`config.mk`:
```
export PLATFORM = sky130hd
export DESIGN_NAME = pcpu
export DESIGN_NICKNAME = pcpu
export VERILOG_FILES = /design/flow/design.v
export SDC_FILE = /design/flow/constraint.sdc
export NUM_CORES = 4
export LEC_CHECK = 0
export CAP_MARGIN = 20
export CORE_MARGIN = 2
export CORE_UTILIZATION = 40
export PLACE_DENSITY = 0.6
export SLEW_MARGIN = 20
```
`constraint.sdc`:
```
create_clock -name core_clock -period 6.34 [get_ports {clock}]
set_input_delay 1.2680 -clock core_clock [delete_from_list [all_inputs] [get_ports {clock}]]
set_output_delay 1.2680 -clock core_clock [all_outputs]
set_load 0.01 [all_outputs]
```
`design.v`:
```
`timescale 1ns / 1ps
module pcpu(
 input wire clock, enable, reset, start,
 input wire [15:0] d_datain,   
 input wire [15:0] i_datain,   
 output  [7:0] i_addr,
 output  [7:0] d_addr,
 output  [15:0] d_dataout,
 output  d_we
    );
reg [15:0] gr [7:0];
reg nf, zf, cf;
reg cf_q;
reg state, next_state;
reg dw;
reg [7:0] pc;
reg [15:0] id_ir;
reg [15:0] wb_ir;
reg [15:0] ex_ir;
reg [15:0] mem_ir;
reg [15:0] smdr;
reg [15:0] smdr1;
reg signed [15:0] reg_C1;
reg signed [15:0] reg_A;
reg signed [15:0] reg_B;
reg signed [15:0] reg_C;
reg signed [15:0] ALUo;
reg signed [15:0] alu_last;
always @(posedge clock)
	begin
		if (!reset)
			state <= 1'b0;
		else
			state <= next_state;
	end
always @(*)
	begin
		case (state)
			1'b0 : 
				if ((enable == 1'b1) 
				&& (start == 1'b1))
					next_state = 1'b1;
				else	
					next_state = 1'b0;
			1'b1 :
				if ((enable == 1'b0) 
				|| (wb_ir[15:11] == 5'b00001))
					next_state = 1'b0;
				else
					next_state = 1'b1;
		endcase
	end
assign i_addr = pc;  
always @(posedge clock or negedge reset)
	begin
		if (!reset)
			begin
            id_ir <= 16'b0;
            pc <= 8'b0;
			end
		else if (state ==1'b1)
		begin
			if((i_datain[15:11] == 5'b01000 
				||i_datain[15:11] == 5'b10001
				||i_datain[15:11] == 5'b01011
				||i_datain[15:11] == 5'b10111 
				||i_datain[15:11] == 5'b01100 
				||i_datain[15:11] == 5'b01101 
				||i_datain[15:11] == 5'b01111 
				||i_datain[15:11] == 5'b01110) 
			  &&( (id_ir[15:11] == 5'b00010 && (id_ir[10:8]  == i_datain[6:4] || id_ir[10:8]  == i_datain[2:0])) 
			    ||(ex_ir[15:11] == 5'b00010 && (ex_ir[10:8]  == i_datain[6:4] || ex_ir[10:8]  == i_datain[2:0]))
				)
			  )  
			    begin
				   id_ir <= 16'b0;
				   pc <= pc;   
			    end		  			
  			else if (( i_datain[15:11] == 5'b00100
			         ||i_datain[15:11] == 5'b00110
					 ||i_datain[15:11] == 5'b00101
					 ||i_datain[15:11] == 5'b00111
					 ||i_datain[15:11] == 5'b00011)
                    &&((id_ir[15:11] == 5'b00010 &&(id_ir[10:8]  == i_datain[6:4])) 
					  ||(ex_ir[15:11] == 5'b00010 &&(ex_ir[10:8]  == i_datain[6:4]))
					  )
					)
					begin
					   id_ir <= 16'b0;
					   pc <= pc;   
					end 
			else if(id_ir[15:14] == 2'b11 || ex_ir[15:14] == 2'b11)
			        begin
				       id_ir <= 16'b0;
					   pc <= pc;   
					end 
			else
			  begin
				if(((mem_ir[15:11] == 5'b11010)
					&& (zf == 1'b1)) 
				|| ((mem_ir[15:11] == 5'b11011)
					&& (zf == 1'b0)))
				begin
					id_ir <= 16'b0;
					pc <= reg_C[7:0];
				end
				else if(((mem_ir[15:11] == 5'b11100)
					&& (nf == 1'b1)) 
				|| ((mem_ir[15:11] == 5'b11101)
					&& (nf == 1'b0)))
				begin
					id_ir <= 16'b0;
					pc <= reg_C[7:0];
				end
				else if(((mem_ir[15:11] == 5'b11110)
					&& (cf == 1'b1)) 
				|| ((mem_ir[15:11] == 5'b11111)
					&& (cf == 1'b0)))
				begin
					id_ir <= 16'b0;
					pc <= reg_C[7:0];
				end
				else if((mem_ir[15:11] == 5'b11000)			
				|| (mem_ir[15:11] == 5'b11001))
				begin
					id_ir <= 16'b0;
					pc <= reg_C[7:0];
				end
				else
				begin
				    id_ir <= i_datain;
					pc <= pc + 1;
				end
			  end   
		end  
	end  
always @(posedge clock or negedge reset) 
    begin
	    if (!reset)
			begin
				ex_ir <= 16'b0;
				reg_A <= 16'b0;
				reg_B <= 16'b0;
				smdr <= 16'b0;
			end
		else if (state == 1'b1)
			begin
				ex_ir <= id_ir;
				 if ((id_ir[15:14] == 2'b11 && id_ir[15:11] != 5'b11000) 
				|| (id_ir[15:11] == 5'b10000)
				|| (id_ir[15:11] == 5'b01001)
				|| (id_ir[15:11] == 5'b10011))
					reg_A <= gr[id_ir[10:8]];
				else if (id_ir[15:11] == 5'b00010) 
					reg_A <= gr[id_ir[6:4]];
				 else if(id_ir[6:4] == ex_ir[10:8])
				      reg_A <= ALUo;
			    else if(id_ir[6:4] == wb_ir[10:8]) 
				      reg_A <= reg_C1;
			    else if(id_ir[6:4] == mem_ir[10:8]) 
				      reg_A <= reg_C;
				else 
					reg_A <= gr[id_ir[6:4]];
			  if (id_ir[15:11] == 5'b00011)
					begin
						reg_B <= {12'b0000_0000_0000, id_ir[3:0]};  
						smdr <= gr[id_ir[10:8]];  
			      end
				else if(id_ir[2:0] == ex_ir[10:8])
				      reg_B <= ALUo;
			    else if(id_ir[2:0] == wb_ir[10:8]) 
				      reg_B <= reg_C1;
			    else if(id_ir[2:0] == mem_ir[10:8]) 
				      reg_B <= reg_C;
				else if  ((id_ir[15:11] == 5'b01000)
                || (id_ir[15:11] == 5'b10001)
				    || (id_ir[15:11] == 5'b01011)
				    || (id_ir[15:11] == 5'b10111)
				    || (id_ir[15:11] == 5'b01100)
					 || (id_ir[15:11] == 5'b01101)
					 || (id_ir[15:11] == 5'b01111)
					 || (id_ir[15:11] == 5'b01110))
					reg_B <= gr[id_ir[2:0]];
			end
	end		
always @ (*) 
    begin
		ALUo = alu_last;
		cf = cf_q;
		if  (ex_ir[15:11] == 5'b11000)
			ALUo = {8'b0, ex_ir[7:0]};
		else if  (ex_ir[15:14] == 2'b11)
		    ALUo = reg_A + {8'b0, ex_ir[7:0]};
		else 
		begin
			case(ex_ir[15:11])
			5'b00010: ALUo = reg_A + {12'b0000_0000_0000, ex_ir[3:0]};
			5'b00011: ALUo = reg_A + reg_B;
			5'b10000: {cf, ALUo} = reg_A + { ex_ir[7:0], 8'b0 };
			5'b01000: {cf, ALUo} = reg_A + reg_B;
			5'b01001:{cf, ALUo} = reg_A + { 8'b0, ex_ir[7:0] };
			5'b10001: {cf, ALUo} = reg_A + reg_B + cf_q;
			5'b01011: {cf, ALUo} = {{1'b0, reg_A} - reg_B};
			5'b10011: {cf, ALUo} = {1'b0, reg_A }- { 8'b0, ex_ir[7:0] };
			5'b10111:{cf, ALUo} = {{1'b0, reg_A} - reg_B - cf_q};
			5'b01100: {cf, ALUo} = {{1'b0, reg_A} - reg_B};
			5'b01101: {cf, ALUo} = {1'b0, reg_A & reg_B};
			5'b01111: {cf, ALUo} = {1'b0, reg_A | reg_B};
			5'b01110: {cf, ALUo} = {1'b0, reg_A ^ reg_B};
			5'b00100: {cf, ALUo} = {reg_A[4'b1111 - ex_ir[3:0]], reg_A << ex_ir[3:0]};
			5'b00110: {cf, ALUo} = {reg_A[ex_ir[3:0] - 4'b0001], reg_A >> ex_ir[3:0]};
			5'b00101: {cf, ALUo} = {reg_A[ex_ir[3:0] - 4'b0001], reg_A <<< ex_ir[3:0]};
			5'b00111: {cf, ALUo} = {reg_A[4'b1111 - ex_ir[3:0]], reg_A >>> ex_ir[3:0]};
			default: begin
					 end
        endcase								
		end
 end
always @(posedge clock or negedge reset)
    begin
	    if (!reset)
			begin
				alu_last <= 16'b0;
				cf_q <= 1'b0;
			end
		else if (state == 1'b1)
			begin
				alu_last <= ALUo;
				cf_q <= cf;
			end
	end
always @(posedge clock or negedge reset) 
    begin
	    if (!reset)
			begin
				mem_ir <= 16'b0;
				reg_C <= 16'b0;
				dw <= 0;
				nf <= 0;
				zf <= 0;
				smdr1 <= 16'b0;
			end
		else if (state == 1'b1)
			begin
				mem_ir <= ex_ir;
				reg_C <= ALUo;
				if (ex_ir[15:11] == 5'b00011)
					begin
						dw <= 1'b1;
						smdr1 <= smdr;
					end
				else if(ex_ir[15:14] != 2'b11 && ex_ir[15:11] != 5'b00010)
				     begin
				       zf <= (ALUo == 0)? 1:0;
					   nf <= (ALUo[15] == 1'b1)? 1:0;
						dw <= 1'b0;
				     end	
            else		
                 dw <= 1'b0;				
			end		
    end
assign d_dataout = smdr1;
assign d_we = dw;
assign d_addr = reg_C[7:0];
always @(posedge clock or negedge reset) 
    begin
	    if (!reset)
			begin
				wb_ir <= 16'b0;
				reg_C1 <= 16'b0;
			end
		else if (state == 1'b1)
			begin
				wb_ir <= mem_ir;			
				if (mem_ir[15:11] == 5'b00010)
					reg_C1 <= d_datain;
				else if(mem_ir[15:14] != 2'b11)
					reg_C1 <= reg_C;				
			end			
	end
always @(posedge clock or negedge reset) 
    begin
	    if (!reset)
			begin
			   gr[0] <= 16'b0;
				gr[1] <= 16'b0;
				gr[2] <= 16'b0;
				gr[3] <= 16'b0;
				gr[4] <= 16'b0;
				gr[5] <= 16'b0;
				gr[6] <= 16'b0;
				gr[7] <= 16'b0;
			end			
		else if (state == 1'b1)
			begin
				if ((wb_ir[15:14] != 2'b11) 
				   &&(wb_ir[15:11] != 5'b00011)		  
				   &&(wb_ir[15:11] != 5'b01100)
				)
					gr[wb_ir[10:8]] <= reg_C1;
			end	
   end
endmodule
```
`run.sh`:
```
#!/bin/bash
# the make line also repeats each setting of config.mk as NAME=value (left out here)
make -C /OpenROAD-flow-scripts/flow DESIGN_CONFIG=/design/flow/config.mk WORK_HOME=/design/flow/orfs CLKGATE_MAP_FILE= finish
```
==> results of run 1 <==
-- through the flow --
stage / cell area [sq um] / total power, mW / std cells / worst slack, ps
after floorplan: 24100 / 10.7 / 2745 / 1560
after global placement: 25600 / 15.0 / 3448 / 1020
after detailed placement: 25600 / 15.0 / 3448 / 864
after CTS: 26700 / 17.0 / 3502 / 791
after global routing: 26700 / 18.2 / 3503 / 462
final: 26700 / 17.4 / 3504 / 655
-- routing by layer --
metal | track usage (%) | wire, microns | up-vias
met1 | 43.5 | 43400 | 11703
met4 | 20.9 | 7660 | 0
li1 | - | - | 10173
met5 | 0 | 0 | -
met3 | 4.85 | 7810 | 277
met2 | 55.4 | 49900 | 1163
-- layout make-up --
| cell class | count | share of cell area (%) |
|---|---|---|
| tap | 782 | 3.66 |
| clock buffer | 41 | 3.19 |
| multi-input combinational | 2120 | 58.9 |
| antenna | 1 | 0.00937 |
| clock inverter | 13 | 0.796 |
| sequential | 285 | 26.7 |
| timing repair buffer | 164 | 5.33 |
| inverter | 98 | 1.38 |
==> report_table.html, run 1 <==
<h2>Implementation results</h2>
<table>
<tr><th>Metric</th><th>Value</th></tr>
<tr><th colspan="2">Outcome</th></tr>
<tr><td>Status</td><td>no timing/DRC/antenna violations</td></tr>
<tr><th colspan="2">Logic synthesis</th></tr>
<tr><td>Share of synthesized cell area in full adder, half adder and majority cells</td><td>about 4.6%</td></tr>
<tr><td>Dominant register cell in the synthesized netlist</td><td>dfrtp_1</td></tr>
<tr><td>Largest family of logic cells by area</td><td>AND-OR/OR-AND gates</td></tr>
<tr><td>Xor/xnor share of the synthesized area</td><td>between 2 and 3%</td></tr>
<tr><td>Synthesis warning total</td><td>2</td></tr>
<tr><td>Share of Yosys cell area claimed by the top area cell type</td><td>between 20% and 30%</td></tr>
<tr><td>Nets at Floorplan</td><td>~2.9k</td></tr>
<tr><td>Commonest cells in the synthesized netlist</td><td>284 x dfrtp_1, 223 x nor2_1, 205 x mux2_2, 202 x nand2_1, 193 x clkbuf_1</td></tr>
<tr><td>Ys cells</td><td>approximately 2.7k</td></tr>
<tr><td>Largest cells by area</td><td>dfrtp_1 29%, mux2_2 9.6%, mux4_2 5.4%, ha_1 4.0%, o21ai_0 3.9%</td></tr>
<tr><td>Dominant cell type by area after synthesis</td><td>dfrtp_1</td></tr>
<tr><td>Yosys-reported design area after synthesis</td><td>24100 sq um</td></tr>
<tr><td>Fraction of synthesized area in multiplexers</td><td>18.7%</td></tr>
<tr><td>Most popular library cell in the synthesized design by count</td><td>dfrtp_1</td></tr>
<tr><td>Register bit count reported by yosys</td><td>between 200 and 300</td></tr>
<tr><td>Cells after synthesis</td><td>around 2.7k</td></tr>
<tr><td>Netlist Area Pre-Place</td><td>approximately 24000 sq um</td></tr>
<tr><td>Simple-Gate Area Share</td><td>between 10% and 20%</td></tr>
<tr><td>Fraction of registers with async set/reset</td><td>between 90% and 100%</td></tr>
<tr><td>Number of enable-type register cells in the synthesized netlist</td><td>0</td></tr>
<tr><td>Post-Synth AOI/OAI Area</td><td>between 20% and 30%</td></tr>
<tr><td>Sequential area share after synthesis</td><td>roughly 30%</td></tr>
<tr><td>Synthesized area per cell</td><td>around 9 sq um</td></tr>
<tr><td>Post-synth cell types</td><td>about 95</td></tr>
<tr><th colspan="2">Worst setup path</th></tr>
<tr><td>CP Cell Sequence</td><td>inv_1 -&gt; ha_1 -&gt; or3b_1 -&gt; and3_1 -&gt; a2111oi_0 -&gt; a211oi_1 -&gt; and2_0 -&gt; or4b_4 -&gt; o31ai_1 -&gt; a311oi_2 -&gt; nor3_4 -&gt; buf_4 -&gt; mux2i_1 -&gt; a2bb2oi_1</td></tr>
<tr><td>Cell with the biggest individual delay on the critical path</td><td>ha_1</td></tr>
<tr><td>Source of the worst register-to-register timing path</td><td>reg_A[5]$_DFFE_PN0P_</td></tr>
<tr><td>Worst R2R Setup Slack</td><td>around 660 ps</td></tr>
<tr><td>Endpoint arrival time on the critical path</td><td>roughly 6100 ps</td></tr>
<tr><td>Nature of the critical path endpoint</td><td>flip-flop</td></tr>
<tr><td>Critical path buffer and inverter count</td><td>2</td></tr>
<tr><td>Cells on worst reg2reg path</td><td>14</td></tr>
<tr><td>Origin of the worst setup path</td><td>reg_A[5]$_DFFE_PN0P_</td></tr>
<tr><td>Delay-heaviest family, CP</td><td>simple AND/OR/NAND/NOR gates</td></tr>
<tr><td>Worst-path fanout max</td><td>17</td></tr>
<tr><td>Data required time at the worst endpoint</td><td>roughly 7000 ps</td></tr>
<tr><td>Endpoint of the most critical register-to-register path</td><td>pc[3]$_DFFE_PN0P_</td></tr>
<tr><td>Peak per-stage delay on the critical path</td><td>around 800 ps</td></tr>
<tr><td>Critical Path Start Type</td><td>flip-flop</td></tr>
<tr><td>Kind of critical path</td><td>flip-flop to flip-flop</td></tr>
<tr><td>Capture point of the critical path</td><td>pc[3]$_DFFE_PN0P_</td></tr>
<tr><td>Instance count on the critical path</td><td>14</td></tr>
<tr><th colspan="2">Power and ir drop</th></tr>
<tr><td>P_comb</td><td>11.8 mW</td></tr>
<tr><td>Clock group share of total power</td><td>between 10% and 20%</td></tr>
<tr><td>Internal Dissipation</td><td>between 7 and 8 mW</td></tr>
<tr><td>Worst voltage drop across the vdd grid</td><td>just over 300 uV</td></tr>
<tr><td>Sequential share of power</td><td>between 20% and 30%</td></tr>
<tr><td>Highest-power group</td><td>combinational logic</td></tr>
<tr><td>Switching power as a share of total power</td><td>~54%</td></tr>
<tr><td>Power in sequential cells</td><td>3.69 mW</td></tr>
<tr><td>Combinational Power Share</td><td>between 60 and 70%</td></tr>
<tr><td>Switching power total</td><td>around 9.5 mW</td></tr>
<tr><td>Pwr dens</td><td>around 650 nW/um^2</td></tr>
<tr><td>Power in the clock group</td><td>1.93 mW</td></tr>
<tr><td>Static leakage</td><td>approximately 11 nW</td></tr>
<tr><th colspan="2">Clocking</th></tr>
<tr><td>Number of clock buffers inserted by TritonCTS</td><td>30</td></tr>
<tr><td>Count of buffers added by post-CTS timing repair for setup</td><td>0</td></tr>
<tr><td>Number of levels the H-tree was split into</td><td>1</td></tr>
<tr><td>Hold-fix buffers at CTS</td><td>0</td></tr>
<tr><td>Clock latency on the worst-skew pair</td><td>around 600 ps</td></tr>
<tr><td>Clock-pin slew reported for the worst setup and hold paths after clock tree synthesis</td><td>roughly 60 ps</td></tr>
<tr><td>CTS max path bufs</td><td>3</td></tr>
<tr><td>TritonCTS Sinks</td><td>approximately 290</td></tr>
<tr><td>Number of gates resized after CTS</td><td>0</td></tr>
<tr><td>Clk root buf</td><td>clkbuf_16</td></tr>
<tr><td>TritonCTS clock tree</td><td>done</td></tr>
<tr><th colspan="2">Global routing</th></tr>
<tr><td>Congestion Overflow GR</td><td>0</td></tr>
<tr><td>Maximum number of pins on one net before global-route repair</td><td>around 110</td></tr>
<tr><td>Wire length of the first global-routing pass</td><td>roughly 160 mm</td></tr>
<tr><td>Number of global-route vias before repair</td><td>around 22k</td></tr>
<tr><td>Total routing resource utilization after global routing</td><td>around 34%</td></tr>
<tr><td>Initial antenna violation count</td><td>3</td></tr>
<tr><th colspan="2">STA</th></tr>
<tr><td>Top achievable clock speed</td><td>176 MHz</td></tr>
<tr><td>Setup-failing EPs final</td><td>0</td></tr>
<tr><td>Minimum clock period</td><td>around 5700 ps</td></tr>
<tr><td>Worst hold slack</td><td>a little under 500 ps</td></tr>
<tr><td>Final max-slew violation count</td><td>0</td></tr>
<tr><td>Worst-margin pin slew</td><td>approximately 1100 ps</td></tr>
<tr><td>Clock Skew</td><td>about 15 ps</td></tr>
<tr><td>Final hold violation count</td><td>0</td></tr>
<tr><td>RSZ-0062 raised after global routing</td><td>false</td></tr>
<tr><td>Setup TNS</td><td>0 ps</td></tr>
<tr><td>Max_slew headroom</td><td>around a quarter</td></tr>
<tr><td>Final cycle utilization of the critical path</td><td>between 80% and 90%</td></tr>
<tr><th colspan="2">Cells and area</th></tr>
<tr><td>Area growth from synthesis to layout</td><td>10.6%</td></tr>
<tr><td>Number of filler cells placed in the layout</td><td>5905</td></tr>
<tr><td>Final standard cell utilization of the core</td><td>between 40% and 50%</td></tr>
<tr><td>Area of all sequential standard cells</td><td>~7100 sq um</td></tr>
<tr><td>Total number of nets in the final design</td><td>2819</td></tr>
<tr><td>Combinational Area</td><td>15700 sq um</td></tr>
<tr><th colspan="2">Worst hold path</th></tr>
<tr><td>Hold worst-path end</td><td>smdr[0]$_DFFE_PN0P_</td></tr>
<tr><td>Hold path depth</td><td>2</td></tr>
<tr><td>Hold crit path type</td><td>flip-flop to flip-flop</td></tr>
<tr><td>Launch point of the worst hold path</td><td>smdr[0]$_DFFE_PN0P_</td></tr>
<tr><th colspan="2">Place</th></tr>
<tr><td>IO Port Bufs</td><td>~68</td></tr>
<tr><td>Hpwl dp</td><td>roughly 81 mm</td></tr>
<tr><td>Final RePlAce weighted congestion</td><td>1.01</td></tr>
<tr><th colspan="2">Routing</th></tr>
<tr><td>Count of TritonRoute iterations in the first routing pass</td><td>5</td></tr>
<tr><td>Wire per inst</td><td>around 31 microns</td></tr>
<tr><td>Vias after detailed routing</td><td>~23k</td></tr>
<tr><td>Number of vias per cell after detailed routing</td><td>6.65</td></tr>
<tr><td>Number of antenna-violating nets in the routed design</td><td>0</td></tr>
<tr><td>Wire length after detailed routing</td><td>between 100 and 150 mm</td></tr>
<tr><td>Number of remaining DRC errors</td><td>0</td></tr>
<tr><td>Initial drt markers</td><td>around 2.7k</td></tr>
<tr><th colspan="2">Floorplanning</th></tr>
<tr><td>Core box area</td><td>around 60000 sq um</td></tr>
<tr><td>Total I/O pin count</td><td>69</td></tr>
<tr><td>Height of the chip</td><td>~250 microns</td></tr>
<tr><td>Die width</td><td>approximately 250 microns</td></tr>
<tr><td>Chip area</td><td>62300 sq um</td></tr>
<tr><td>Standard-cell row count</td><td>~90</td></tr>
<tr><td>Starting utilization of the core area</td><td>between 40% and 50%</td></tr>
<tr><th colspan="2">Run</th></tr>
<tr><td>OpenROAD warnings</td><td>around 74</td></tr>
<tr><td>Reported max-cap violation count</td><td>0</td></tr>
</table>
==> run 2: changes to the inputs <==
- CORE_UTILIZATION: 40 -> 72
- PLACE_DENSITY: 0.6 -> default
- PLACE_DENSITY_LB_ADDON: default -> 0.25
- SLEW_MARGIN: 20 -> 40
- clock period: 6.34 -> 4.12 ns (I/O delays scaled with it)
==> report_table.html, run 2 <==
<h3>Run summary</h3>
<table>
<tr><th>Metric</th><th>Value</th></tr>
<tr><th colspan="2">Logic synthesis</th></tr>
<tr><td>Simple-Gate Area Share</td><td>15.9% (unchanged)</td></tr>
<tr><td>Dominant register cell in the synthesized netlist</td><td>dfrtp_1</td></tr>
<tr><td>Fraction of registers with async set/reset</td><td>99.6% (unchanged)</td></tr>
<tr><td>Post-Synth AOI/OAI Area</td><td>22.8% (unchanged)</td></tr>
<tr><td>Nets at Floorplan</td><td>2865 (unchanged)</td></tr>
<tr><td>Ys cells</td><td>2745 (unchanged)</td></tr>
<tr><td>Largest cells by area</td><td>dfrtp_1 29%, mux2_2 9.6%, mux4_2 5.4%, ha_1 4.0%, o21ai_0 3.9%</td></tr>
<tr><td>Xor/xnor share of the synthesized area</td><td>2.93% (unchanged)</td></tr>
<tr><td>Register bit count reported by yosys</td><td>285 (unchanged)</td></tr>
<tr><td>Yosys-reported design area after synthesis</td><td>24100 sq um (unchanged)</td></tr>
<tr><td>Post-synth cell types</td><td>95 (unchanged)</td></tr>
<tr><td>Synthesized area per cell</td><td>8.80 sq um (unchanged)</td></tr>
<tr><td>Cells after synthesis</td><td>2745 (unchanged)</td></tr>
<tr><td>Commonest cells in the synthesized netlist</td><td>284 x dfrtp_1, 223 x nor2_1, 205 x mux2_2, 202 x nand2_1, 193 x clkbuf_1</td></tr>
<tr><td>Synthesis warning total</td><td>2 (unchanged)</td></tr>
<tr><td>Share of Yosys cell area claimed by the top area cell type</td><td>29.4% (unchanged)</td></tr>
<tr><td>Number of enable-type register cells in the synthesized netlist</td><td>0 (unchanged)</td></tr>
<tr><td>Largest family of logic cells by area</td><td>AND-OR/OR-AND gates</td></tr>
<tr><td>Dominant cell type by area after synthesis</td><td>dfrtp_1</td></tr>
<tr><td>Most popular library cell in the synthesized design by count</td><td>dfrtp_1</td></tr>
<tr><td>Sequential area share after synthesis</td><td>29.5% (unchanged)</td></tr>
<tr><td>Fraction of synthesized area in multiplexers</td><td>18.7% (unchanged)</td></tr>
<tr><td>Share of synthesized cell area in full adder, half adder and majority cells</td><td>4.57% (unchanged)</td></tr>
<tr><td>Netlist Area Pre-Place</td><td>24100 sq um (unchanged)</td></tr>
<tr><th colspan="2">Floorplanning</th></tr>
<tr><td>Starting utilization of the core area</td><td>72.5% (+32 points)</td></tr>
<tr><td>Core box area</td><td>33300 sq um (-45%)</td></tr>
<tr><td>Height of the chip</td><td>187 microns (-25%)</td></tr>
<tr><td>Standard-cell row count</td><td>67 (-26%)</td></tr>
<tr><td>Total I/O pin count</td><td>69 (unchanged)</td></tr>
<tr><td>Chip area</td><td>35000 sq um (-44%)</td></tr>
<tr><td>Die width</td><td>187 microns (-25%)</td></tr>
<tr><th colspan="2">Global routing</th></tr>
<tr><td>Total routing resource utilization after global routing</td><td>~68%</td></tr>
<tr><td>Congestion Overflow GR</td><td>2</td></tr>
<tr><th colspan="2">Clocking</th></tr>
<tr><td>Number of clock buffers inserted by TritonCTS</td><td>31 (+3.3%)</td></tr>
<tr><td>Clk root buf</td><td>clkbuf_16</td></tr>
<tr><td>TritonCTS Sinks</td><td>285 (unchanged)</td></tr>
<tr><td>Hold-fix buffers at CTS</td><td>0 (unchanged)</td></tr>
<tr><td>Number of levels the H-tree was split into</td><td>1 (unchanged)</td></tr>
<tr><td>CTS max path bufs</td><td>3 (unchanged)</td></tr>
<tr><th colspan="2">Place</th></tr>
<tr><td>Final RePlAce weighted congestion</td><td>1.26 (+26%)</td></tr>
<tr><td>Hpwl dp</td><td>74.3 mm (-8.2%)</td></tr>
<tr><td>IO Port Bufs</td><td>68 (unchanged)</td></tr>
<tr><th colspan="2">Outcome</th></tr>
<tr><td>Last stage reached</td><td>5_1_grt</td></tr>
<tr><td>Status</td><td>did not finish</td></tr>
<tr><td>First logged error message</td><td>[ERROR GRT-0116] Global routing finished with congestion. Check the congestion regions in the DRC Viewer.</td></tr>
</table>
## run 2: stage by stage
stage	hold WS (ps)	cell area [sq um]	power [mW]	cells	setup slack, ps
floorplan	444	24300	16.7	2745	-239
global placement	467	26400	23.4	3259	-153
detailed placement	480	26400	24.0	3259	-263
CTS	306	27700	27.8	3325	-275
## run 2: layer usage
layer  global-route usage, %  overflow
met1                    70.6         0
met2                    89.2         0
met3                    46.2         1
met4                    64.6         1
met5                    8.10         0
## run 2: repair_timing
| item | CTS |
|---|---|
| setup endpoints to repair | 25 |
| pin swaps | 11 |
| gates resized | 21 |
| gates cloned | 2 |
| buffers inserted | 8 |
==> run 3: changes to the inputs <==
- ABC_AREA: default -> 1
- CAP_MARGIN: 20 -> 5
- CELL_PAD_IN_SITES_DETAIL_PLACEMENT: default -> 1
- CELL_PAD_IN_SITES_GLOBAL_PLACEMENT: default -> 2
- CORE_MARGIN: 2 -> 8
- CORE_UTILIZATION: 72 -> 27
- CTS_CLUSTER_DIAMETER: default -> 353
- HOLD_SLACK_MARGIN: default -> 0.12
- MAX_ROUTING_LAYER: default -> met4
- MIN_ROUTING_LAYER: default -> met2
- PLACE_DENSITY_LB_ADDON: 0.25 -> default
- SETUP_SLACK_MARGIN: default -> 0.99
- SLEW_MARGIN: 40 -> 20
- clock period: 4.12 -> 4.36 ns (I/O delays scaled with it)
==> report_table.html, run 3 <==
<h2>Implementation results</h2>
<table>
<tr><th>Metric</th><th>Value</th></tr>
<tr><th colspan="2">Routing</th></tr>
<tr><td>Wire per inst</td><td>about 30 microns</td></tr>
<tr><td>Number of vias per cell after detailed routing</td><td>just under 8</td></tr>
<tr><td>Number of antenna-violating nets in the routed design</td><td>0</td></tr>
<tr><td>Wire length after detailed routing</td><td>153 mm</td></tr>
<tr><td>Vias after detailed routing</td><td>39.7k</td></tr>
<tr><td>Number of remaining DRC errors</td><td>0</td></tr>
<tr><td>Count of TritonRoute iterations in the first routing pass</td><td>14</td></tr>
<tr><td>Initial drt markers</td><td>roughly 9.5k</td></tr>
<tr><th colspan="2">Clocking</th></tr>
<tr><td>Hold-fix buffers at CTS</td><td>0 (unchanged)</td></tr>
<tr><td>Clock-pin slew reported for the worst setup and hold paths after clock tree synthesis</td><td>approximately 80 ps</td></tr>
<tr><td>Number of levels the H-tree was split into</td><td>2 (+1)</td></tr>
<tr><td>Clk root buf</td><td>clkbuf_16</td></tr>
<tr><td>Number of clock buffers inserted by TritonCTS</td><td>37 (+19%)</td></tr>
<tr><td>Clock latency on the worst-skew pair</td><td>just over 600 ps</td></tr>
<tr><td>TritonCTS clock tree</td><td>done</td></tr>
<tr><td>TritonCTS Sinks</td><td>285 (unchanged)</td></tr>
<tr><td>CTS max path bufs</td><td>3 (unchanged)</td></tr>
<tr><th colspan="2">Power and ir drop</th></tr>
<tr><td>Worst voltage drop across the vdd grid</td><td>between 300 and 400 uV</td></tr>
<tr><td>Switching power as a share of total power</td><td>58.9%</td></tr>
<tr><td>Power in sequential cells</td><td>4.34 mW</td></tr>
<tr><td>Pwr dens</td><td>slightly below 900 nW/um^2</td></tr>
<tr><td>Clock group share of total power</td><td>13.0%</td></tr>
<tr><td>Static leakage</td><td>approximately 13 nW</td></tr>
<tr><td>Sequential share of power</td><td>between 15 and 20%</td></tr>
<tr><td>Internal Dissipation</td><td>roughly 11 mW</td></tr>
<tr><td>Combinational Power Share</td><td>between 70% and 80%</td></tr>
<tr><td>Total power of the final layout</td><td>26.1 mW</td></tr>
<tr><td>Switching power total</td><td>approximately 15 mW</td></tr>
<tr><td>Highest-power group</td><td>combinational logic</td></tr>
<tr><td>P_comb</td><td>between 15 and 20 mW</td></tr>
<tr><td>Power in the clock group</td><td>~3.4 mW</td></tr>
<tr><th colspan="2">Logic synthesis</th></tr>
<tr><td>Number of enable-type register cells in the synthesized netlist</td><td>0 (unchanged)</td></tr>
<tr><td>Nets at Floorplan</td><td>3815 (+33%)</td></tr>
<tr><td>Register bit count reported by yosys</td><td>285 (unchanged)</td></tr>
<tr><td>Post-Synth AOI/OAI Area</td><td>19.6% (-3.2 points)</td></tr>
<tr><td>Dominant register cell in the synthesized netlist</td><td>dfrtp_1</td></tr>
<tr><td>Commonest cells in the synthesized netlist</td><td>1039 x nand2_1, 403 x inv_1, 365 x nand3_1, 351 x o21ai_0, 303 x nor2_1</td></tr>
<tr><td>Simple-Gate Area Share</td><td>33.9% (+18 points)</td></tr>
<tr><td>Share of synthesized cell area in full adder, half adder and majority cells</td><td>4.65% (+0.074 points)</td></tr>
<tr><td>Yosys-reported design area after synthesis</td><td>23800 sq um (-1.6%)</td></tr>
<tr><td>Post-synth cell types</td><td>57 (-40%)</td></tr>
<tr><td>Cells after synthesis</td><td>3695 (+35%)</td></tr>
<tr><td>Fraction of synthesized area in multiplexers</td><td>0% (-19 points)</td></tr>
<tr><td>Synthesized area per cell</td><td>6.43 sq um (-27%)</td></tr>
<tr><td>Netlist Area Pre-Place</td><td>23800 sq um (-1.6%)</td></tr>
<tr><td>Share of Yosys cell area claimed by the top area cell type</td><td>29.9% (+0.48 points)</td></tr>
<tr><td>Sequential area share after synthesis</td><td>30.0% (+0.48 points)</td></tr>
<tr><td>Largest cells by area</td><td>dfrtp_1 30%, nand2_1 16%, nand3_1 7.7%, o21ai_0 7.4%, inv_1 6.4%</td></tr>
<tr><td>Synthesis warning total</td><td>2 (unchanged)</td></tr>
<tr><td>Xor/xnor share of the synthesized area</td><td>1.73% (-1.2 points)</td></tr>
<tr><td>Fraction of registers with async set/reset</td><td>99.6% (unchanged)</td></tr>
<tr><td>Most popular library cell in the synthesized design by count</td><td>nand2_1</td></tr>
<tr><td>Dominant cell type by area after synthesis</td><td>dfrtp_1</td></tr>
<tr><td>Largest family of logic cells by area</td><td>simple AND/OR/NAND/NOR gates</td></tr>
<tr><td>Ys cells</td><td>3695 (+35%)</td></tr>
<tr><th colspan="2">Worst setup path</th></tr>
<tr><td>Source of the worst register-to-register timing path</td><td>reg_A[3]$_DFFE_PN0P_</td></tr>
<tr><td>Data required time at the worst endpoint</td><td>a little under 5000 ps</td></tr>
<tr><td>Worst R2R Setup Slack</td><td>between 800 and 900 ps</td></tr>
<tr><td>Cells on worst reg2reg path</td><td>20</td></tr>
<tr><td>Critical path buffer and inverter count</td><td>2</td></tr>
<tr><td>Instance count on the critical path</td><td>20</td></tr>
<tr><td>Most used cell, CP</td><td>nand2_1</td></tr>
<tr><td>Worst-path fanout max</td><td>10</td></tr>
<tr><td>CP Cell Sequence</td><td>buf_4 -&gt; ha_2 -&gt; inv_1 -&gt; nand3_1 -&gt; nand2_4 -&gt; nand2_1 -&gt; nand2_1 -&gt; nand3_1 -&gt; nand3_2 -&gt; nand2_1 -&gt; nor2_2 -&gt; nand2_1 -&gt; nor2_1 -&gt; nand2_2 -&gt; nand2_1 -&gt; nand2_1 -&gt; nand2_1 -&gt; nand2_1 -&gt; nand3_2 -&gt; o21ai_0</td></tr>
<tr><td>Capture point of the critical path</td><td>reg_B[12]$_DFFE_PN0P_</td></tr>
<tr><td>Kind of critical path</td><td>flip-flop to flip-flop</td></tr>
<tr><td>Endpoint arrival time on the critical path</td><td>roughly 3900 ps</td></tr>
<tr><td>Delay-heaviest family, CP</td><td>simple AND/OR/NAND/NOR gates</td></tr>
<tr><td>Origin of the worst setup path</td><td>reg_A[3]$_DFFE_PN0P_</td></tr>
<tr><td>Critical Path Start Type</td><td>flip-flop</td></tr>
<tr><td>Peak per-stage delay on the critical path</td><td>roughly 420 ps</td></tr>
<tr><td>Cell with the biggest individual delay on the critical path</td><td>dfrtp_1</td></tr>
<tr><td>Nature of the critical path endpoint</td><td>flip-flop</td></tr>
<tr><td>Endpoint of the most critical register-to-register path</td><td>reg_B[12]$_DFFE_PN0P_</td></tr>
<tr><th colspan="2">Global routing</th></tr>
<tr><td>Maximum number of pins on one net before global-route repair</td><td>between 70 and 80</td></tr>
<tr><td>Wire length of the first global-routing pass</td><td>around 210 mm</td></tr>
<tr><td>Initial antenna violation count</td><td>2</td></tr>
<tr><td>Congestion Overflow GR</td><td>0</td></tr>
<tr><td>Total routing resource utilization after global routing</td><td>47.1%</td></tr>
<tr><td>Number of global-route vias before repair</td><td>43.2k</td></tr>
<tr><th colspan="2">Outcome</th></tr>
<tr><td>Status</td><td>no timing/DRC/antenna violations</td></tr>
<tr><th colspan="2">Place</th></tr>
<tr><td>Final RePlAce weighted congestion</td><td>1.12 (-12%)</td></tr>
<tr><td>Worst setup timing slack at the placement stage</td><td>225 ps (+489 ps)</td></tr>
<tr><td>Area of placed instances</td><td>26500 sq um (+0.14%)</td></tr>
<tr><td>IO Port Bufs</td><td>68 (unchanged)</td></tr>
<tr><td>Hpwl dp</td><td>114 mm (+54%)</td></tr>
<tr><th colspan="2">STA</th></tr>
<tr><td>Worst Setup Slack, final</td><td>between 800 and 900 ps</td></tr>
<tr><td>Final max-slew violation count</td><td>0</td></tr>
<tr><td>Max_slew headroom</td><td>about a quarter</td></tr>
<tr><td>Setup TNS</td><td>0 ps</td></tr>
<tr><td>Setup-failing EPs final</td><td>0</td></tr>
<tr><td>Clock Skew</td><td>roughly 30 ps</td></tr>
<tr><td>Worst-margin pin slew</td><td>between 1000 and 1500 ps</td></tr>
<tr><td>RSZ-0062 raised after global routing</td><td>true</td></tr>
<tr><td>Final hold violation count</td><td>0</td></tr>
<tr><td>Final cycle utilization of the critical path</td><td>80.0%</td></tr>
<tr><td>Minimum clock period</td><td>around 3500 ps</td></tr>
<tr><td>Top achievable clock speed</td><td>approximately 290 MHz</td></tr>
<tr><th colspan="2">Floorplanning</th></tr>
<tr><td>Height of the chip</td><td>313 microns (+67%)</td></tr>
<tr><td>Die width</td><td>313 microns (+67%)</td></tr>
<tr><td>Total I/O pin count</td><td>69 (unchanged)</td></tr>
<tr><td>Chip area</td><td>97700 sq um (+180%)</td></tr>
<tr><td>Core box area</td><td>87000 sq um (+160%)</td></tr>
<tr><td>Starting utilization of the core area</td><td>27.3% (-45 points)</td></tr>
<tr><td>Standard-cell row count</td><td>108 (+61%)</td></tr>
<tr><th colspan="2">Run</th></tr>
<tr><td>Reported max-cap violation count</td><td>0</td></tr>
<tr><td>OpenROAD warnings</td><td>69</td></tr>
<tr><th colspan="2">Cells and area</th></tr>
<tr><td>Area growth from synthesis to layout</td><td>24.4%</td></tr>
<tr><td>Total number of nets in the final design</td><td>3971</td></tr>
<tr><td>Final Cell Area</td><td>about 30000 sq um</td></tr>
<tr><th colspan="2">Worst hold path</th></tr>
<tr><td>Hold crit path type</td><td>input pin to async pin</td></tr>
</table>
[run 3: cell type report]
| type | count | area, sq um |
|---|---|---|
| multi-input cells | 2802 | 15500 |
| flip-flops and latches | 285 | 7150 |
| repair buffers | 301 | 2570 |
| clock inverters | 14 | 160 |
| inverters | 424 | 1630 |
| fillers | 10915 | 57500 |
| clock buffers | 52 | 1100 |
| well taps | 1155 | 1450 |
| diodes | 17 | 42.5 |
[run 3: repair_timing]
item                                    in CTS  in global routing
pin swaps                                   12                 69
gates cloned                                 1                  1
endpoints found under the hold margin        0                  0
endpoints found under the setup margin      70                 70
buffers inserted                            12                 41
resized                                    136                232
[run 3: stage by stage]
step / instances / hold WS (ps) / util [%]
global route: 5038 / 310 / 33.9
global placement: 4910 / 466 / 30.4
finish: 5050 / 255 / 34.0
CTS: 4989 / 283 / 32.5
floorplan: 3695 / 453 / -
detailed placement: 4910 / 474 / 30.4
[run 3: routing by layer]
metal | share of wire [%] | GRT usage [%] | vias up
li1 | - | - | 12585
met1 | 0 | - | 12960
met2 | 47 | 54.9 | 12432
met3 | 40 | 58.3 | 1698
met4 | 12 | 12.7 | 0
met5 | 0 | - | -
==> run 4: changes to the inputs <==
- ABC_AREA: 1 -> default
- CAP_MARGIN: 5 -> 20
- CELL_PAD_IN_SITES_DETAIL_PLACEMENT: 1 -> default
- CELL_PAD_IN_SITES_GLOBAL_PLACEMENT: 2 -> default
- CORE_MARGIN: 8 -> 2
- CORE_UTILIZATION: 27 -> 61
- CTS_CLUSTER_DIAMETER: 353 -> default
- HOLD_SLACK_MARGIN: 0.12 -> default
- MAX_ROUTING_LAYER: met4 -> default
- MIN_ROUTING_LAYER: met2 -> default
- SETUP_SLACK_MARGIN: 0.99 -> 1.57
- clock period: 4.36 -> 5.9 ns (I/O delays scaled with it)
==> report_table.html, run 4 <==
<h2>Implementation results</h2>
<table>
<tr><th>Metric</th><th>Value</th></tr>
<tr><th colspan="2">Logic synthesis</th></tr>
<tr><td>Netlist Area Pre-Place</td><td>24100 sq um (+1.6%)</td></tr>
<tr><td>Dominant cell type by area after synthesis</td><td>dfrtp_1</td></tr>
<tr><td>Fraction of registers with async set/reset</td><td>99.6% (unchanged)</td></tr>
<tr><td>Share of synthesized cell area in full adder, half adder and majority cells</td><td>4.57% (-0.074 points)</td></tr>
<tr><td>Register bit count reported by yosys</td><td>285 (unchanged)</td></tr>
<tr><td>Cells after synthesis</td><td>2745 (-26%)</td></tr>
<tr><td>Synthesized area per cell</td><td>8.80 sq um (+37%)</td></tr>
<tr><td>Post-synth cell types</td><td>95 (+67%)</td></tr>
<tr><td>Number of enable-type register cells in the synthesized netlist</td><td>0 (unchanged)</td></tr>
<tr><td>Post-Synth AOI/OAI Area</td><td>22.8% (+3.2 points)</td></tr>
<tr><td>Xor/xnor share of the synthesized area</td><td>2.93% (+1.2 points)</td></tr>
<tr><td>Yosys-reported design area after synthesis</td><td>24100 sq um (+1.6%)</td></tr>
<tr><td>Ys cells</td><td>2745 (-26%)</td></tr>
<tr><td>Commonest cells in the synthesized netlist</td><td>284 x dfrtp_1, 223 x nor2_1, 205 x mux2_2, 202 x nand2_1, 193 x clkbuf_1</td></tr>
<tr><td>Simple-Gate Area Share</td><td>15.9% (-18 points)</td></tr>
<tr><td>Nets at Floorplan</td><td>2865 (-25%)</td></tr>
<tr><td>Dominant register cell in the synthesized netlist</td><td>dfrtp_1</td></tr>
<tr><td>Most popular library cell in the synthesized design by count</td><td>dfrtp_1</td></tr>
<tr><td>Synthesis warning total</td><td>2 (unchanged)</td></tr>
<tr><td>Largest family of logic cells by area</td><td>AND-OR/OR-AND gates</td></tr>
<tr><td>Fraction of synthesized area in multiplexers</td><td>18.7% (+19 points)</td></tr>
<tr><td>Largest cells by area</td><td>dfrtp_1 29%, mux2_2 9.6%, mux4_2 5.4%, ha_1 4.0%, o21ai_0 3.9%</td></tr>
<tr><td>Share of Yosys cell area claimed by the top area cell type</td><td>29.4% (-0.48 points)</td></tr>
<tr><td>Sequential area share after synthesis</td><td>29.5% (-0.48 points)</td></tr>
<tr><th colspan="2">Run</th></tr>
<tr><td>Reported max-cap violation count</td><td>0 (unchanged)</td></tr>
<tr><td>OpenROAD warnings</td><td>76 (+10%)</td></tr>
<tr><th colspan="2">Power and ir drop</th></tr>
<tr><td>Switching power as a share of total power</td><td>55.0% (-3.9 points)</td></tr>
<tr><td>Sequential share of power</td><td>20.5% (+3.9 points)</td></tr>
<tr><td>Switching power total</td><td>10.8 mW (-30%)</td></tr>
<tr><td>Combinational Power Share</td><td>69.4% (-1.0 points)</td></tr>
<tr><td>Highest-power group</td><td>combinational logic</td></tr>
<tr><td>Pwr dens</td><td>724 nW/um^2 (-18%)</td></tr>
<tr><td>Internal Dissipation</td><td>8.85 mW (-17%)</td></tr>
<tr><td>Power in the clock group</td><td>2.00 mW (-41%)</td></tr>
<tr><td>Power in sequential cells</td><td>4.03 mW (-7.1%)</td></tr>
<tr><td>Total power of the final layout</td><td>19.7 mW (-25%)</td></tr>
<tr><td>Worst voltage drop across the vdd grid</td><td>422 uV (+26%)</td></tr>
<tr><td>Clock group share of total power</td><td>10.2% (-2.8 points)</td></tr>
<tr><td>Static leakage</td><td>11.2 nW (-15%)</td></tr>
<tr><td>P_comb</td><td>13.7 mW (-26%)</td></tr>
<tr><th colspan="2">Floorplanning</th></tr>
<tr><td>Total I/O pin count</td><td>69 (unchanged)</td></tr>
<tr><td>Core box area</td><td>38800 sq um (-55%)</td></tr>
<tr><td>Height of the chip</td><td>203 microns (-35%)</td></tr>
<tr><td>Standard-cell row count</td><td>72 (-33%)</td></tr>
<tr><td>Starting utilization of the core area</td><td>62.2% (+35 points)</td></tr>
<tr><td>Die width</td><td>203 microns (-35%)</td></tr>
<tr><td>Chip area</td><td>41200 sq um (-58%)</td></tr>
<tr><th colspan="2">Clocking</th></tr>
<tr><td>Clock-pin slew reported for the worst setup and hold paths after clock tree synthesis</td><td>60 ps (-20 ps)</td></tr>
<tr><td>Hold-fix buffers at CTS</td><td>0 (unchanged)</td></tr>
<tr><td>Number of clock buffers inserted by TritonCTS</td><td>31 (-16%)</td></tr>
<tr><td>Number of levels the H-tree was split into</td><td>1 (-1)</td></tr>
<tr><td>CTS max path bufs</td><td>3 (unchanged)</td></tr>
<tr><td>TritonCTS Sinks</td><td>285 (unchanged)</td></tr>
<tr><td>Clock latency on the worst-skew pair</td><td>610 ps (about the same)</td></tr>
<tr><td>Clk root buf</td><td>clkbuf_16</td></tr>
<tr><td>TritonCTS clock tree</td><td>done</td></tr>
<tr><th colspan="2">Cells and area</th></tr>
<tr><td>Filler-free cell count of the finished design</td><td>3281 (-35%)</td></tr>
<tr><td>Area growth from synthesis to layout</td><td>12.6%</td></tr>
<tr><td>Total number of nets in the final design</td><td>2858 (-28%)</td></tr>
<tr><th colspan="2">STA</th></tr>
<tr><td>Final hold violation count</td><td>0 (unchanged)</td></tr>
<tr><td>Worst-margin pin slew</td><td>1330 ps (+236 ps)</td></tr>
<tr><td>Max_slew headroom</td><td>8.54% (-18 points)</td></tr>
<tr><td>RSZ-0062 raised after global routing</td><td>true</td></tr>
<tr><td>Top achievable clock speed</td><td>225 MHz (-22%)</td></tr>
<tr><td>Final max-slew violation count</td><td>0 (unchanged)</td></tr>
<tr><td>Final cycle utilization of the critical path</td><td>75.4% (-4.5 points)</td></tr>
<tr><td>Clock Skew</td><td>27.9 ps (-2.96 ps)</td></tr>
<tr><td>Setup TNS</td><td>0 ps (unchanged)</td></tr>
<tr><td>Worst Setup Slack, final</td><td>1450 ps (+577 ps)</td></tr>
<tr><td>Minimum clock period</td><td>4450 ps (+963 ps)</td></tr>
<tr><td>Setup-failing EPs final</td><td>0 (unchanged)</td></tr>
<tr><th colspan="2">Routing</th></tr>
<tr><td>Number of remaining DRC errors</td><td>0 (unchanged)</td></tr>
<tr><td>Initial drt markers</td><td>4510 (-53%)</td></tr>
<tr><td>Wire per inst</td><td>33.1 microns (+9.5%)</td></tr>
<tr><td>Number of vias per cell after detailed routing</td><td>7.83 (-0.32%)</td></tr>
<tr><td>Wire length after detailed routing</td><td>109 mm (-29%)</td></tr>
<tr><td>Count of TritonRoute iterations in the first routing pass</td><td>22 (+8)</td></tr>
<tr><td>Number of antenna-violating nets in the routed design</td><td>0 (unchanged)</td></tr>
<tr><td>Vias after detailed routing</td><td>25.7k (-35%)</td></tr>
<tr><th colspan="2">Worst hold path</th></tr>
<tr><td>Hold crit path type</td><td>flip-flop to flip-flop</td></tr>
<tr><td>Launch point of the worst hold path</td><td>smdr1[4]$_DFFE_PN0P_</td></tr>
<tr><td>Hold worst-path end</td><td>smdr1[4]$_DFFE_PN0P_</td></tr>
<tr><td>Hold path depth</td><td>1</td></tr>
<tr><th colspan="2">Global routing</th></tr>
<tr><td>Wire length of the first global-routing pass</td><td>162 mm (-24%)</td></tr>
<tr><td>Maximum number of pins on one net before global-route repair</td><td>103 (+32%)</td></tr>
<tr><td>Number of global-route vias before repair</td><td>24.6k (-43%)</td></tr>
<tr><td>Total routing resource utilization after global routing</td><td>52.6% (+5.5 points)</td></tr>
<tr><td>Initial antenna violation count</td><td>10 (+8)</td></tr>
<tr><td>Congestion Overflow GR</td><td>0 (unchanged)</td></tr>
<tr><th colspan="2">Worst setup path</th></tr>
<tr><td>Cell with the biggest individual delay on the critical path</td><td>or4b_4</td></tr>
<tr><td>Endpoint of the most critical register-to-register path</td><td>pc[1]$_DFFE_PN0P_</td></tr>
<tr><td>Most used cell, CP</td><td>nor3_4</td></tr>
<tr><td>Nature of the critical path endpoint</td><td>flip-flop</td></tr>
<tr><td>Origin of the worst setup path</td><td>reg_A[0]$_DFFE_PN0P_</td></tr>
<tr><td>Source of the worst register-to-register timing path</td><td>reg_A[0]$_DFFE_PN0P_</td></tr>
<tr><td>Data required time at the worst endpoint</td><td>6340 ps (+1520 ps)</td></tr>
<tr><td>Cells on worst reg2reg path</td><td>15 (-25%)</td></tr>
<tr><td>Worst-path fanout max</td><td>7 (-3)</td></tr>
<tr><td>Endpoint arrival time on the critical path</td><td>4890 ps (+950 ps)</td></tr>
<tr><td>Instance count on the critical path</td><td>15 (-25%)</td></tr>
<tr><td>Delay-heaviest family, CP</td><td>simple AND/OR/NAND/NOR gates</td></tr>
<tr><td>CP Cell Sequence</td><td>inv_4 -&gt; ha_4 -&gt; fa_2 -&gt; nor3_4 -&gt; o31a_1 -&gt; nor4_4 -&gt; nand4_2 -&gt; or3_4 -&gt; or4b_4 -&gt; or4_4 -&gt; and4_4 -&gt; nor3_4 -&gt; buf_6 -&gt; mux2i_1 -&gt; a21oi_1</td></tr>
<tr><td>Critical path buffer and inverter count</td><td>2 (unchanged)</td></tr>
<tr><td>Capture point of the critical path</td><td>pc[1]$_DFFE_PN0P_</td></tr>
<tr><td>Peak per-stage delay on the critical path</td><td>560 ps (+140 ps)</td></tr>
<tr><td>Kind of critical path</td><td>flip-flop to flip-flop</td></tr>
<tr><td>Critical Path Start Type</td><td>flip-flop</td></tr>
<tr><td>Worst R2R Setup Slack</td><td>1450 ps (+580 ps)</td></tr>
<tr><th colspan="2">Place</th></tr>
<tr><td>Hpwl dp</td><td>75.6 mm (-34%)</td></tr>
<tr><td>IO Port Bufs</td><td>68 (unchanged)</td></tr>
<tr><td>Worst setup timing slack at the placement stage</td><td>651 ps (+425 ps)</td></tr>
<tr><td>Placed instance count</td><td>3179 (-35%)</td></tr>
<tr><td>Final RePlAce weighted congestion</td><td>1.06 (-5.4%)</td></tr>
<tr><th colspan="2">Outcome</th></tr>
<tr><td>Status</td><td>no timing/DRC/antenna violations</td></tr>
</table>
run 4: final cells by class:
type / count / area, sq um
multi-input cells: 2121 / 16300
fillers: 2819 / 11600
flip-flops and latches: 285 / 7160
repair buffers: 201 / 1740
clock buffers: 44 / 885
well taps: 518 / 648
inverters: 98 / 373
clock inverters: 11 / 123
diodes: 3 / 7.51
run 4: repair_timing:
item / 4_1_cts / 5_1_grt
resized: 57 / 52
cloned: 2 / 0
pin swaps: 14 / 17
setup endpoints to repair: 39 / 46
setup buffers: 26 / 14
run 4: per-layer routing:
layer  share of wire (%)  global-route usage [%]  vias up
li1                    -                       -    10241
met1                  33                    61.7    12038
met2                  42                    77.3     2517
met3                  14                    19.0      888
met4                  11                    43.2       10
met5               0.077                   0.595        -
run 4: per-stage QoR:
stage	hold slack, ps	util (%)	cell area (sq um)
5_1_grt	527	70.0	27200
3_5_place_dp	477	65.3	25300
6_report	506	70.1	27200
3_3_place_gp	464	65.3	25300
4_1_cts	507	69.1	26800
2_1_floorplan	444	-	24300
==> run 5: changes to the inputs <==
- CORE_UTILIZATION: 61 -> 60
- SETUP_SLACK_MARGIN: 1.57 -> default
- clock period: 5.9 -> 4.12 ns (I/O delays scaled with it)
==> report_table.html, run 5 <==
<h2>Implementation results</h2>
<table>
<tr><th>Metric</th><th>Value</th></tr>
<tr><th colspan="2">Floorplanning</th></tr>
<tr><td>Starting utilization of the core area</td><td>60.8% (-1.4 points)</td></tr>
<tr><td>Chip area</td><td>41900 sq um (+1.6%)</td></tr>
<tr><td>Height of the chip</td><td>205 microns (+0.81%)</td></tr>
<tr><td>Die width</td><td>205 microns (+0.81%)</td></tr>
<tr><td>Core box area</td><td>39700 sq um (+2.3%)</td></tr>
<tr><td>Standard-cell row count</td><td>73 (+1.4%)</td></tr>
<tr><td>Total I/O pin count</td><td>69 (unchanged)</td></tr>
<tr><th colspan="2">Place</th></tr>
<tr><td>Worst setup timing slack at the placement stage</td><td>-367 ps (-1020 ps)</td></tr>
<tr><td>Area of placed instances</td><td>26900 sq um (+6.2%)</td></tr>
<tr><td>IO Port Bufs</td><td>68 (unchanged)</td></tr>
<tr><td>Hpwl dp</td><td>76.6 mm (+1.4%)</td></tr>
<tr><td>Final RePlAce weighted congestion</td><td>1.26 (+19%)</td></tr>
<tr><td>Placed instance count</td><td>3381 (+6.4%)</td></tr>
<tr><th colspan="2">Logic synthesis</th></tr>
<tr><td>Largest cells by area</td><td>dfrtp_1 29%, mux2_2 9.6%, mux4_2 5.4%, ha_1 4.0%, o21ai_0 3.9%</td></tr>
<tr><td>Register bit count reported by yosys</td><td>285 (unchanged)</td></tr>
<tr><td>Post-synth cell types</td><td>95 (unchanged)</td></tr>
<tr><td>Fraction of registers with async set/reset</td><td>99.6% (unchanged)</td></tr>
<tr><td>Nets at Floorplan</td><td>2865 (unchanged)</td></tr>
<tr><td>Netlist Area Pre-Place</td><td>24100 sq um (unchanged)</td></tr>
<tr><td>Largest family of logic cells by area</td><td>AND-OR/OR-AND gates</td></tr>
<tr><td>Commonest cells in the synthesized netlist</td><td>284 x dfrtp_1, 223 x nor2_1, 205 x mux2_2, 202 x nand2_1, 193 x clkbuf_1</td></tr>
<tr><td>Ys cells</td><td>2745 (unchanged)</td></tr>
<tr><td>Post-Synth AOI/OAI Area</td><td>22.8% (unchanged)</td></tr>
<tr><td>Simple-Gate Area Share</td><td>15.9% (unchanged)</td></tr>
<tr><td>Synthesized area per cell</td><td>8.80 sq um (unchanged)</td></tr>
<tr><td>Share of synthesized cell area in full adder, half adder and majority cells</td><td>4.57% (unchanged)</td></tr>
<tr><td>Xor/xnor share of the synthesized area</td><td>2.93% (unchanged)</td></tr>
<tr><td>Sequential area share after synthesis</td><td>29.5% (unchanged)</td></tr>
<tr><td>Number of enable-type register cells in the synthesized netlist</td><td>0 (unchanged)</td></tr>
<tr><td>Fraction of synthesized area in multiplexers</td><td>18.7% (unchanged)</td></tr>
<tr><td>Dominant register cell in the synthesized netlist</td><td>dfrtp_1</td></tr>
<tr><td>Most popular library cell in the synthesized design by count</td><td>dfrtp_1</td></tr>
<tr><td>Dominant cell type by area after synthesis</td><td>dfrtp_1</td></tr>
<tr><td>Share of Yosys cell area claimed by the top area cell type</td><td>29.4% (unchanged)</td></tr>
<tr><td>Synthesis warning total</td><td>2 (unchanged)</td></tr>
<tr><td>Cells after synthesis</td><td>2745 (unchanged)</td></tr>
<tr><td>Yosys-reported design area after synthesis</td><td>24100 sq um (unchanged)</td></tr>
<tr><th colspan="2">Routing</th></tr>
<tr><td>M1 WL</td><td>35.5 mm (-0.48%)</td></tr>
<tr><td>Wire per inst</td><td>30.9 microns (-6.6%)</td></tr>
<tr><td>Initial drt markers</td><td>4343 (-3.7%)</td></tr>
<tr><td>Wire length after detailed routing</td><td>107 mm (-1.9%)</td></tr>
<tr><td>Number of vias per cell after detailed routing</td><td>7.43 (-5.1%)</td></tr>
<tr><td>Detailed-routed wire length on met2</td><td>44.9 mm (-0.78%)</td></tr>
<tr><td>Count of TritonRoute iterations in the first routing pass</td><td>9 (-59%)</td></tr>
<tr><td>Detail Route met3 WL</td><td>14.9 mm (-5.5%)</td></tr>
<tr><td>Vias after detailed routing</td><td>25.6k (-0.29%)</td></tr>
<tr><td>Number of remaining DRC errors</td><td>0 (unchanged)</td></tr>
<tr><td>Number of antenna-violating nets in the routed design</td><td>0 (unchanged)</td></tr>
<tr><td>Top Layer Used</td><td>met5</td></tr>
<tr><th colspan="2">Power and ir drop</th></tr>
<tr><td>Highest-power group</td><td>combinational logic</td></tr>
<tr><td>Clock group share of total power</td><td>9.3% (-0.9 points)</td></tr>
<tr><td>Sequential share of power</td><td>19.3% (-1.2 points)</td></tr>
<tr><td>Static leakage</td><td>11.9 nW (+6.7%)</td></tr>
<tr><td>Combinational Power Share</td><td>71.4% (+2.0 points)</td></tr>
<tr><td>Switching power total</td><td>15.6 mW (+44%)</td></tr>
<tr><td>Power in sequential cells</td><td>5.65 mW (+40%)</td></tr>
<tr><td>Total power of the final layout</td><td>29.3 mW (+49%)</td></tr>
<tr><td>Switching power as a share of total power</td><td>53.3% (-1.7 points)</td></tr>
<tr><td>P_comb</td><td>20.9 mW (+53%)</td></tr>
<tr><td>Power in the clock group</td><td>2.72 mW (+36%)</td></tr>
<tr><td>Internal Dissipation</td><td>13.7 mW (+55%)</td></tr>
<tr><td>Worst voltage drop across the vdd grid</td><td>576 uV (+37%)</td></tr>
<tr><td>Pwr dens</td><td>1040 nW/um^2 (+44%)</td></tr>
<tr><th colspan="2">STA</th></tr>
<tr><td>Final max-slew violation count</td><td>0 (unchanged)</td></tr>
<tr><td>Final cycle utilization of the critical path</td><td>107% (+32 points)</td></tr>
<tr><td>Worst-margin pin slew</td><td>1230 ps (-108 ps)</td></tr>
<tr><td>Minimum clock period</td><td>4410 ps (-38.9 ps)</td></tr>
<tr><td>Max_slew headroom</td><td>18.0% (+9.5 points)</td></tr>
<tr><td>Clock Skew</td><td>13.7 ps (-14.2 ps)</td></tr>
<tr><td>RSZ-0062 raised after global routing</td><td>true</td></tr>
<tr><td>Setup TNS</td><td>-6210 ps (-6210 ps)</td></tr>
<tr><td>Setup-failing EPs final</td><td>25 (+25)</td></tr>
<tr><td>Top achievable clock speed</td><td>227 MHz (+0.88%)</td></tr>
<tr><td>Worst hold slack</td><td>272 ps (-234 ps)</td></tr>
<tr><td>Worst Setup Slack, final</td><td>-291 ps (-1740 ps)</td></tr>
<tr><td>Final hold violation count</td><td>0 (unchanged)</td></tr>
<tr><th colspan="2">Clocking</th></tr>
<tr><td>TritonCTS clock tree</td><td>done</td></tr>
<tr><td>CTS max path bufs</td><td>3 (unchanged)</td></tr>
<tr><td>Clock latency on the worst-skew pair</td><td>600 ps (about the same)</td></tr>
<tr><td>Number of levels the H-tree was split into</td><td>1 (unchanged)</td></tr>
<tr><td>Clk root buf</td><td>clkbuf_16</td></tr>
<tr><td>TritonCTS Sinks</td><td>285 (unchanged)</td></tr>
<tr><td>Number of clock buffers inserted by TritonCTS</td><td>30 (-3.2%)</td></tr>
<tr><td>Clock-pin slew reported for the worst setup and hold paths after clock tree synthesis</td><td>70 ps (about the same)</td></tr>
<tr><th colspan="2">Outcome</th></tr>
<tr><td>Layout check faults</td><td>negative setup slack</td></tr>
<tr><td>Status</td><td>finished with violations</td></tr>
<tr><th colspan="2">Run</th></tr>
<tr><td>Reported max-cap violation count</td><td>0 (unchanged)</td></tr>
<tr><td>OpenROAD warnings</td><td>76 (unchanged)</td></tr>
<tr><th colspan="2">Worst setup path</th></tr>
<tr><td>Peak per-stage delay on the critical path</td><td>720 ps (+160 ps)</td></tr>
<tr><td>CP Cell Sequence</td><td>buf_4 -&gt; buf_4 -&gt; or3b_2 -&gt; a21oi_1 -&gt; nor2_1 -&gt; a2111oi_1 -&gt; o31ai_4 -&gt; buf_6 -&gt; a311oi_4 -&gt; nor3_4 -&gt; buf_4 -&gt; and2_4 -&gt; a22o_1</td></tr>
<tr><td>Cell with the biggest individual delay on the critical path</td><td>a2111oi_1</td></tr>
<tr><td>Data required time at the worst endpoint</td><td>4610 ps (-1730 ps)</td></tr>
<tr><td>Delay-heaviest family, CP</td><td>AND-OR/OR-AND gates</td></tr>
<tr><td>Endpoint arrival time on the critical path</td><td>4900 ps (about the same)</td></tr>
<tr><td>Worst R2R Setup Slack</td><td>-290 ps (-1740 ps)</td></tr>
<tr><td>Kind of critical path</td><td>flip-flop to flip-flop</td></tr>
<tr><td>Critical Path Start Type</td><td>flip-flop</td></tr>
<tr><td>Source of the worst register-to-register timing path</td><td>ex_ir[13]$_DFFE_PN0P_</td></tr>
<tr><td>Worst-path fanout max</td><td>9 (+2)</td></tr>
<tr><td>Nature of the critical path endpoint</td><td>flip-flop</td></tr>
<tr><td>Origin of the worst setup path</td><td>ex_ir[13]$_DFFE_PN0P_</td></tr>
<tr><td>Capture point of the critical path</td><td>id_ir[14]$_DFFE_PN0P_</td></tr>
<tr><td>Cells on worst reg2reg path</td><td>13 (-2)</td></tr>
<tr><td>Endpoint of the most critical register-to-register path</td><td>id_ir[14]$_DFFE_PN0P_</td></tr>
<tr><td>Critical path buffer and inverter count</td><td>4 (+2)</td></tr>
<tr><td>Most used cell, CP</td><td>buf_4</td></tr>
<tr><td>Instance count on the critical path</td><td>13 (-2)</td></tr>
<tr><th colspan="2">Cells and area</th></tr>
<tr><td>Final Cell Area</td><td>28200 sq um (+3.7%)</td></tr>
<tr><td>Area growth from synthesis to layout</td><td>16.8%</td></tr>
<tr><td>Combinational Area</td><td>16000 sq um (-1.5%)</td></tr>
<tr><td>Total number of nets in the final design</td><td>3020 (+5.7%)</td></tr>
<tr><td>Area of all sequential standard cells</td><td>7150 sq um (-0.16%)</td></tr>
<tr><td>Final standard cell utilization of the core</td><td>71.0% (+0.93 points)</td></tr>
<tr><td>Filler-free cell count of the finished design</td><td>3448 (+5.1%)</td></tr>
<tr><td>Number of filler cells placed in the layout</td><td>3032 (+7.6%)</td></tr>
<tr><th colspan="2">Global routing</th></tr>
<tr><td>Initial antenna violation count</td><td>5 (-5)</td></tr>
<tr><td>Number of global-route vias before repair</td><td>24.7k (+0.75%)</td></tr>
<tr><td>Maximum number of pins on one net before global-route repair</td><td>107 (+3.9%)</td></tr>
<tr><td>Total routing resource utilization after global routing</td><td>50.8% (-1.8 points)</td></tr>
<tr><td>Congestion Overflow GR</td><td>0 (unchanged)</td></tr>
<tr><td>Wire length of the first global-routing pass</td><td>158 mm (-2.0%)</td></tr>
<tr><th colspan="2">Worst hold path</th></tr>
<tr><td>Hold crit path type</td><td>input pin to async pin</td></tr>
</table>
-- run 5: repair_timing --
action / CTS / global route
setup buffers: 9 / 4
pin swaps: 7 / 11
resized: 25 / 33
endpoints found under the setup margin: 30 / 40
hold buffers: 0 / 0
gates cloned: 1 / 0
-- run 5: per-layer routing --
layer  up-vias  global-route usage (%)
met1     12069                    59.6
li1      10567                       -
met4        10                    40.2
met5         -                    1.19
met2      2262                    75.4
met3       711                    17.9
-- run 5: layout make-up --
type,instances,share of cell area [%]
Antenna cell,1,0.00887
Clock buffer,42,3.00
Clock inverter,12,0.395
Inverter,98,1.30
Multi-Input combinational cell,2121,56.8
Sequential cell,285,25.3
Tap cell,525,2.33
Timing Repair Buffer,364,10.8
Power and IR drop assume default switching activity.
